==> run a <==
==> flow/design.v <==
`timescale 1ns/1ns
module Controller(input clk, rst, start, compare, flag, output InitYin, InitW1, InitW2, InitB, InitFlag, InitAlpha, LdX1, LdX2, LdT, Select2, LdYin, LdFlag, LdAlphaT, LdW1, LdW2, LdB,ReadEn,Ready, output [1:0] Select1, Sel1, Sel2);
	reg initYin, initW1, initW2, initB, initFlag, initAlpha, ldX1, ldX2, ldT, select2, ldYin, ldFlag, ldAlphaT, ldW1, ldW2, ldB;
	reg [1:0] select1, sel1, sel2;
	reg [3:0] ns, ps;
	reg ldCnt, cntDown;
	reg readEn, ready;
	wire co;
	reg [7:0] Cout;
	always@(ps, start, co, compare, flag)begin
		ns = 4'b0;
		case(ps)
			4'b0000: begin
				ns = (start)? 4'b0001 : 4'b0000;
			  end
			4'b0001: begin
				ns = 4'b0010;
				end
			4'b0010: begin
				ns = 4'b0011;
				end
			4'b0011: begin
				ns = 4'b0100;
				end
			4'b0100: begin
				ns = 4'b0101;
				end
			4'b0101: begin
				ns = compare ? 4'b0110 : 4'b1010;
				end
			4'b0110: begin
				ns = 4'b0111;
				end
			4'b0111: begin
				ns = 4'b1000;
				end
			4'b1000: begin
				ns = 4'b1001;
				end
			4'b1001: begin
				ns = 4'b1010;
				end
			4'b1010: begin
				ns = (co == 0) ? 4'b0010 : 
				     (flag == 1) ? 4'b1011 : 
				     (flag == 0) ? 4'b0000 : 4'b1010;
				end
			4'b1011: begin
			  ns = 4'b0010;
			  end
			default: ns = 4'b0000;
		endcase
	end
	always@(ps)begin
		{initYin, initW1, initW2, initB, initFlag, ldCnt, initAlpha, ldX1, ldX2, ldT, cntDown, select2, ldYin, ldFlag, ldAlphaT, ldW1, ldW2, ldB} = 18'b0;
		readEn = 1'b0;
		ready = 1'b0;
		select1 = 2'b0;
		sel1 = 2'b0;
		sel2 = 2'b0;
		case(ps)
			4'b0000: begin
				ready = 1;
			  end
			4'b0001: begin
				initW1 = 1;
				initW2 = 1;
				initB = 1;
				initYin = 1;
				ldCnt = 1;
				initAlpha = 1;
				end
			4'b0010: begin
				ldX1 = 1;
				ldX2 = 1;
				ldT = 1;
				cntDown = 1;
				readEn = 1;
				end
			4'b0011: begin
				sel1 = 2'b00;
				sel2 = 2'b01;
				select1 = 2'b01;
				select2 = 1;
				ldYin = 1;
				end
			4'b0100: begin
				sel1 = 2'b01;
				sel2 = 2'b10;
				select1 = 2'b00;
				select2 = 1;
				ldYin = 1;
				end
			4'b0101: begin
				end
			4'b0110: begin
				sel1 = 2'b10;
				sel2 = 2'b0;
				ldAlphaT = 1;
				ldFlag = 1;
				end
			4'b0111: begin
				sel1 = 2'b11;
				sel2 = 2'b01;
				select2 = 1;
				select1 = 2'b10;
				ldW1 = 1;
				end
			4'b1000: begin
				sel1 = 2'b11;
				sel2 = 2'b10;
				select2 = 1;
				select1 = 2'b11;
				ldW2 = 1;
				end
			4'b1001: begin
				select2 = 0;
				select1 = 2'b01;
				ldB = 1;
				end
			4'b1010: begin
				end
			4'b1011: begin
			  ldCnt = 1;
			  initFlag = 1;
			  end
		endcase
	end
	always@(posedge clk,posedge rst)begin
		if(rst) ps <= 4'b0000;
		else ps <= ns;
	end
	always@(posedge clk, posedge rst)begin
	  if(rst)
	    Cout = 8'b11001000;
	  else begin
	    if(ldCnt) Cout <= 8'b11001000;
	    else if(cntDown) Cout <= Cout - 1;
	  end
  end
  assign co = ~|{Cout};
  assign InitYin = initYin;
  assign InitW1 = initW1;
  assign InitW2 = initW2;
  assign InitB = initB;
  assign InitFlag = initFlag;
  assign LdCnt = ldCnt;
  assign InitAlpha = initAlpha;
  assign LdX1 = ldX1;
  assign LdX2 = ldX2;
  assign LdT = ldT;
  assign CntDown = cntDown;
  assign Select1 = select1;
  assign Select2 = select2;
  assign LdYin = ldYin;
  assign LdFlag = ldFlag;
  assign LdAlphaT = ldAlphaT;
  assign LdW1 = ldW1;
  assign LdW2 = ldW2;
  assign LdB = ldB;
  assign Sel1 = sel1;
  assign Sel2 = sel2;
  assign ReadEn = readEn;
  assign Ready = ready;
endmodule
`timescale 1ns/1ns
module FlagReg(input clk,rst,loadData,initVal, output out);
  reg outData;
  assign out = outData;
  always@(posedge clk, posedge rst)begin
    if(rst) outData <= 1'b0;
    else
    begin
      if(initVal) outData <= 1'b0;
      else
    begin
    if (loadData) outData <= 1'b1;
    else outData <= outData;
    end
  end
  end
endmodule
`timescale 1ns/1ns
module Reg2bit(input clk,rst,loadData,initVal, input [1:0] inData, output[1:0] out);
  reg [1:0] outData;
  assign out = outData;
  always@(posedge clk, posedge rst)begin
    if(rst) outData <= 2'b0;
    else
    begin
      if(initVal) outData <= 2'b0;
      else
    begin
    if (loadData) outData <= inData;
    else outData <= outData;
    end
  end
  end
endmodule
`timescale 1ns/1ns
module Reg3bit(input clk,rst,loadData,initVal, input [2:0] inData, output[2:0] out);
  reg [2:0] outData;
  assign out = outData;
  always@(posedge clk, posedge rst)begin
    if(rst) outData <= 3'b0;
    else
    begin
      if(initVal) outData <= 3'b0;
      else
    begin
    if (loadData) outData <= inData;
    else outData <= outData;
    end
  end
  end
endmodule
`timescale 1ns/1ns
module Reg7bit(input clk,rst,loadData,initVal, input [6:0] inData, output[6:0] out);
  reg [6:0] outData;
  assign out = outData;
  always@(posedge clk, posedge rst)begin
    if(rst) outData <= 7'b0;
    else
    begin
      if(initVal) outData <= 7'b0;
      else
    begin
    if (loadData) outData <= inData;
    else outData <= outData;
    end
  end
  end
endmodule
`timescale 1ns/1ns
module Reg14bit(input clk,rst,loadData,initVal, input [13:0] inData, output[13:0] out);
  reg [13:0] outData;
  assign out = outData;
  always@(posedge clk, posedge rst)begin
    if(rst) outData <= 14'b0;
    else
    begin
      if(initVal) outData <= 14'b0;
      else
    begin
    if (loadData) outData <= inData;
    else outData <= outData;
    end
  end
  end
endmodule
`timescale 1ns/1ns
module Mux2to1(input select, input [13:0]in1,in2, output [13:0]MuxOut);
  assign MuxOut = ~select ? in1 : in2;
endmodule
`timescale 1ns/1ns
module Mux4to1(input [1:0]select, input [13:0]in1,in2,in3,in4, output [13:0]MuxOut);
  assign MuxOut = select==2'b00 ? in1 :
          select==2'b01 ? in2 :
          select==2'b10 ? in3 :
          select==2'b11 ? in4 : 14'bz;
endmodule
`timescale 1ns/1ns
module adder( input [13:0] op1, op2, output [13:0] result );
  assign result = op1 + op2;
endmodule
`timescale 1ns/1ns
module multiplier( input [13:0] op1, op2, output [13:0] result );
  wire [27:0] w;
  wire signed [13:0] operand1,operand2;
  assign operand1 = op1;
  assign operand2 = op2;
  assign w = operand1 * operand2;
  assign result = w[21:8];
endmodule
`timescale 1ns/1ns
module DataPath(input clk,rst, input [6:0] x1Data,x2Data, input [1:0] tData, input InitYin, InitW1, InitW2, InitB, InitFlag, InitAlpha, LdX1, LdX2, LdT, Select2, LdYin, LdFlag, LdAlphaT, LdW1, LdW2, LdB, input [1:0]  Select1, Sel1, Sel2, output compare, flag, output[1:0] signYin, output[13:0] w1,w2,b,Yin);
  wire [6:0] x1,x2;
  wire [1:0] t;
  wire [2:0] alpha,alphaT;
  wire [13:0] AddOut,MultOut,MultOp1,MultOp2,AddOp1,AddOp2;
  wire [13:0] castedT,castedAlphaT,castedAlpha,castedX1,castedX2;
  assign castedT = t[1] ? {4'b1111, t, 8'b0}: {4'b0, t, 8'b0};
  assign castedAlphaT = alphaT[2] ? {5'b11111, alphaT, 6'b0}: {5'b0, alphaT, 6'b0};
  assign castedAlpha = alpha[2] ? {5'b11111, alpha, 6'b0}: {5'b0, alpha, 6'b0};
  assign castedX1 = x1[6] ? {3'b111, x1, 4'b0}: {3'b0, x1, 4'b0};
  assign castedX2 = x2[6] ? {3'b111, x2, 4'b0}: {3'b0, x2, 4'b0};
  FlagReg FLAG(clk,rst,LdFlag,InitFlag, flag);
  Reg2bit T(clk,rst,LdT,1'b0,tData,t);
  Reg3bit ALPHA(clk,rst,InitAlpha,1'b0,3'b011, alpha);
  Reg3bit ALPHAT(clk,rst,LdAlphaT,1'b0,MultOut[8:6], alphaT);
  Reg7bit X1(clk,rst,LdX1,1'b0,x1Data, x1);
  Reg7bit X2(clk,rst,LdX2,1'b0,x2Data, x2);
  Reg14bit W1(clk,rst,LdW1,InitW1,AddOut, w1);
  Reg14bit W2(clk,rst,LdW2,InitW2,AddOut, w2);
  Reg14bit B (clk,rst,LdB,InitB,AddOut, b);
  Reg14bit YIN (clk,rst,LdYin,InitYin,AddOut, Yin);
  Mux4to1 MULTOP1(Sel1,w1,w2,castedT,castedAlphaT, MultOp1);
  Mux4to1 MULTOP2(Sel2,castedAlpha,castedX1,castedX2,14'b0, MultOp2);
  Mux4to1 ADDOP1(Select1,Yin,b,w1,w2, AddOp1);
  Mux2to1 ADDOP2(Select2,castedAlphaT,MultOut, AddOp2);
  multiplier MULTIPLIER(MultOp1,MultOp2, MultOut);
  adder ADDER(AddOp1,AddOp2, AddOut);
  assign compare = (Yin == 14'b0) ? 1 : (Yin[13] ^ t[1]);
  assign signYin = Yin[13] ? 2'b11 : 2'b01;  
endmodule
`timescale 1ns/1ns
module LearningMachine(input clk,rst, start, input [6:0] x1Data,x2Data, input [1:0] tData, output[1:0] signYin, output[13:0] w1,w2,b,Yin,output ReadEn, Ready);
  wire [1:0]Select1, Sel1, Sel2;
  wire  flag, InitYin, InitW1, InitW2, InitB, InitFlag, InitAlpha, LdX1, LdX2, LdT, Select2, LdYin, LdFlag, LdAlphaT, LdW1, LdW2, LdB;
  Controller controller(clk, rst, start, compare, flag, InitYin, InitW1, InitW2, InitB, InitFlag, InitAlpha, LdX1, LdX2, LdT, Select2, LdYin, LdFlag, LdAlphaT, LdW1, LdW2, LdB, ReadEn, Ready, Select1, Sel1, Sel2);
  DataPath datapath(clk,rst, x1Data,x2Data, tData, InitYin, InitW1, InitW2, InitB, InitFlag, InitAlpha, LdX1, LdX2, LdT, Select2, LdYin, LdFlag, LdAlphaT, LdW1, LdW2, LdB, Select1, Sel1, Sel2, compare, flag, signYin, w1,w2,b,Yin);
endmodule
==> flow/run.sh <==
#!/bin/bash
# the make line also repeats each setting of config.mk as NAME=value (left out here)
make -C /OpenROAD-flow-scripts/flow DESIGN_CONFIG=/design/flow/config.mk WORK_HOME=/design/flow/orfs CLKGATE_MAP_FILE= finish
==> flow/config.mk <==
export PLATFORM = sky130hd
export DESIGN_NAME = LearningMachine
export DESIGN_NICKNAME = LearningMachine
export VERILOG_FILES = /design/flow/design.v
export SDC_FILE = /design/flow/constraint.sdc
export NUM_CORES = 4
export LEC_CHECK = 0
export ABC_AREA = 1
export CAP_MARGIN = 10
export CORE_MARGIN = 2
export CORE_UTILIZATION = 72
export CTS_CLUSTER_DIAMETER = 26
export CTS_CLUSTER_SIZE = 13
export GPL_TIMING_DRIVEN = 1
export MAX_ROUTING_LAYER = met4
export MIN_ROUTING_LAYER = met1
export PLACE_DENSITY = 0.77
export SETUP_SLACK_MARGIN = -0.37
export SLEW_MARGIN = 40
==> flow/constraint.sdc <==
create_clock -name core_clock -period 5.56 [get_ports {clk}]
set_input_delay 1.1120 -clock core_clock [delete_from_list [all_inputs] [get_ports {clk}]]
set_output_delay 1.1120 -clock core_clock [all_outputs]
set_load 0.01 [all_outputs]
==> run b: changes against run a <==
Settings changed: CORE_UTILIZATION 72 to 69, CTS_CLUSTER_DIAMETER 26 to 52, CTS_CLUSTER_SIZE 13 to 72, PLACE_DENSITY 0.77 to unset, SETUP_SLACK_MARGIN -0.37 to unset, SLEW_MARGIN 40 to 20.
==> flow/constraint.sdc (replaced) <==
create_clock -name core_clock -period 7.81 [get_ports {clk}]
set_input_delay 1.5620 -clock core_clock [delete_from_list [all_inputs] [get_ports {clk}]]
set_output_delay 1.5620 -clock core_clock [all_outputs]
set_load 0.01 [all_outputs]
==> run c: changes against run a <==
Settings changed: ABC_AREA 1 to unset, CORE_UTILIZATION 72 to 58, CTS_CLUSTER_SIZE 13 to 71, SETUP_SLACK_MARGIN -0.37 to unset, SLEW_MARGIN 40 to 20.
==> flow/constraint.sdc (replaced) <==
create_clock -name core_clock -period 6.54 [get_ports {clk}]
set_input_delay 1.3080 -clock core_clock [delete_from_list [all_inputs] [get_ports {clk}]]
set_output_delay 1.3080 -clock core_clock [all_outputs]
set_load 0.01 [all_outputs]
==> run d: changes against run a <==
Settings changed: CORE_UTILIZATION 72 to 69, CTS_CLUSTER_SIZE 13 to unset, PLACE_DENSITY 0.77 to unset, SETUP_SLACK_MARGIN -0.37 to 2.25, SLEW_MARGIN 40 to 20.
==> flow/constraint.sdc (replaced) <==
create_clock -name core_clock -period 7.81 [get_ports {clk}]
set_input_delay 1.5620 -clock core_clock [delete_from_list [all_inputs] [get_ports {clk}]]
set_output_delay 1.5620 -clock core_clock [all_outputs]
set_load 0.01 [all_outputs]
==> flow_metrics.py <==
# Generated from Yosys and OpenROAD reports
metrics = {
    "placed_design": {
        "gp_congestion": 0.9757,
        "post-dp-hpwl_mm": 21.10,
    },
    "final_timing": {
        "final_setup_margin_ns": -1.698,
        "setup-violations-final": 35,
    },
    "synth": {
        "yosys-top-cells-count": "nand2_1, inv_1, dfrtp_1",
        "synth_xor_xnor_area_share_pct": 5.018,
        "ys_seq_share_pct": 24.92,
        "yosys_cells": 976,
        "post_synth_main_area_contributors": "dfrtp_1, fa_1, ha_1",
    },
    "status": {
        "run_status": "failed layout checks",
        "check-failures": "negative setup slack",
    },
    "floorplanning": {
        "die.size.x_um": 128.2,
        "rows": 45,
    },
}
[end of results for run c]
==> flow_metrics.py <==
# Generated from Yosys and OpenROAD reports
metrics = {
    "status": {
        "run_status": "failed layout checks",
        "check-failures": "negative setup slack",
    },
    "final_timing": {
        "setup-violations-final": 4,
        "final_setup_margin_ns": -0.02323,
    },
    "placed_design": {
        "gp_congestion": 1.024,
        "post-dp-hpwl_mm": 21.40,
    },
    "synth": {
        "yosys-top-cells-count": "nand2_1, inv_1, o21ai_0",
        "ys_seq_share_pct": 24.35,
        "post_synth_main_area_contributors": "dfrtp_1, fa_1, nand2_1",
        "yosys_cells": 1191,
    },
    "final_layout": {
        "layout.area.seq_um2": 2232,
    },
    "floorplanning": {
        "die.size.x_um": 119.2,
    },
    "critical_path": {
        "crit_required_ns": 8.04,
    },
}
[end of results for run b]
==> flow_metrics.py <==
# Generated from Yosys and OpenROAD reports
metrics = {
    "status": {
        "haltStage": "global routing",
        "error_line": "[ERROR GRT-0232] Routing congestion too high. Check the congestion heatmap in the GUI.",
        "run_status": "stopped before the end",
    },
    "synth": {
        "yosys-top-cells-count": "nand2_1, inv_1, o21ai_0",
        "ys_seq_share_pct": 24.35,
        "yosys_cells": 1191,
        "synth_xor_xnor_area_share_pct": 1.625,
        "post_synth_main_area_contributors": "dfrtp_1, fa_1, nand2_1",
    },
    "placed_design": {
        "gp_congestion": 1.036,
        "post-dp-hpwl_mm": 21.57,
    },
    "global_route": {
        "grt_util_met2_pct": 94.18,
    },
    "floorplanning": {
        "rows": 42,
        "die.size.x_um": 119.2,
    },
}
[end of results for run d]
==> flow_metrics.py <==
# Generated from Yosys and OpenROAD reports
metrics = {
    "placed_design": {
        "gp_congestion": 1.035,
        "post-dp-hpwl_mm": 27.23,
    },
    "synth": {
        "synth_xor_xnor_area_share_pct": 1.625,
        "yosys-top-cells-count": "nand2_1, inv_1, o21ai_0",
        "post_synth_main_area_contributors": "dfrtp_1, fa_1, nand2_1",
        "ys_seq_share_pct": 24.35,
        "yosys_cells": 1191,
        "syn_inst": 1191,
        "asyncSetResetFlopFracSynth_pct": 100.0,
        "yosysUniqueCellTypes": 45,
        "post_synth_tally_of_flip_flops_with_integrated_enable": 0,
    },
    "status": {
        "run_status": "stopped before the end",
        "haltStage": "clock tree synthesis",
        "error_line": "[ERROR DPL-0038] Utilization greater than 100%, impossible to legalize",
    },
    "floorplanning": {
        "floorplan.initialDensity_pct": 73.20,
        "rows": 41,
        "die.size.x_um": 116.8,
    },
}
[end of results for run a]
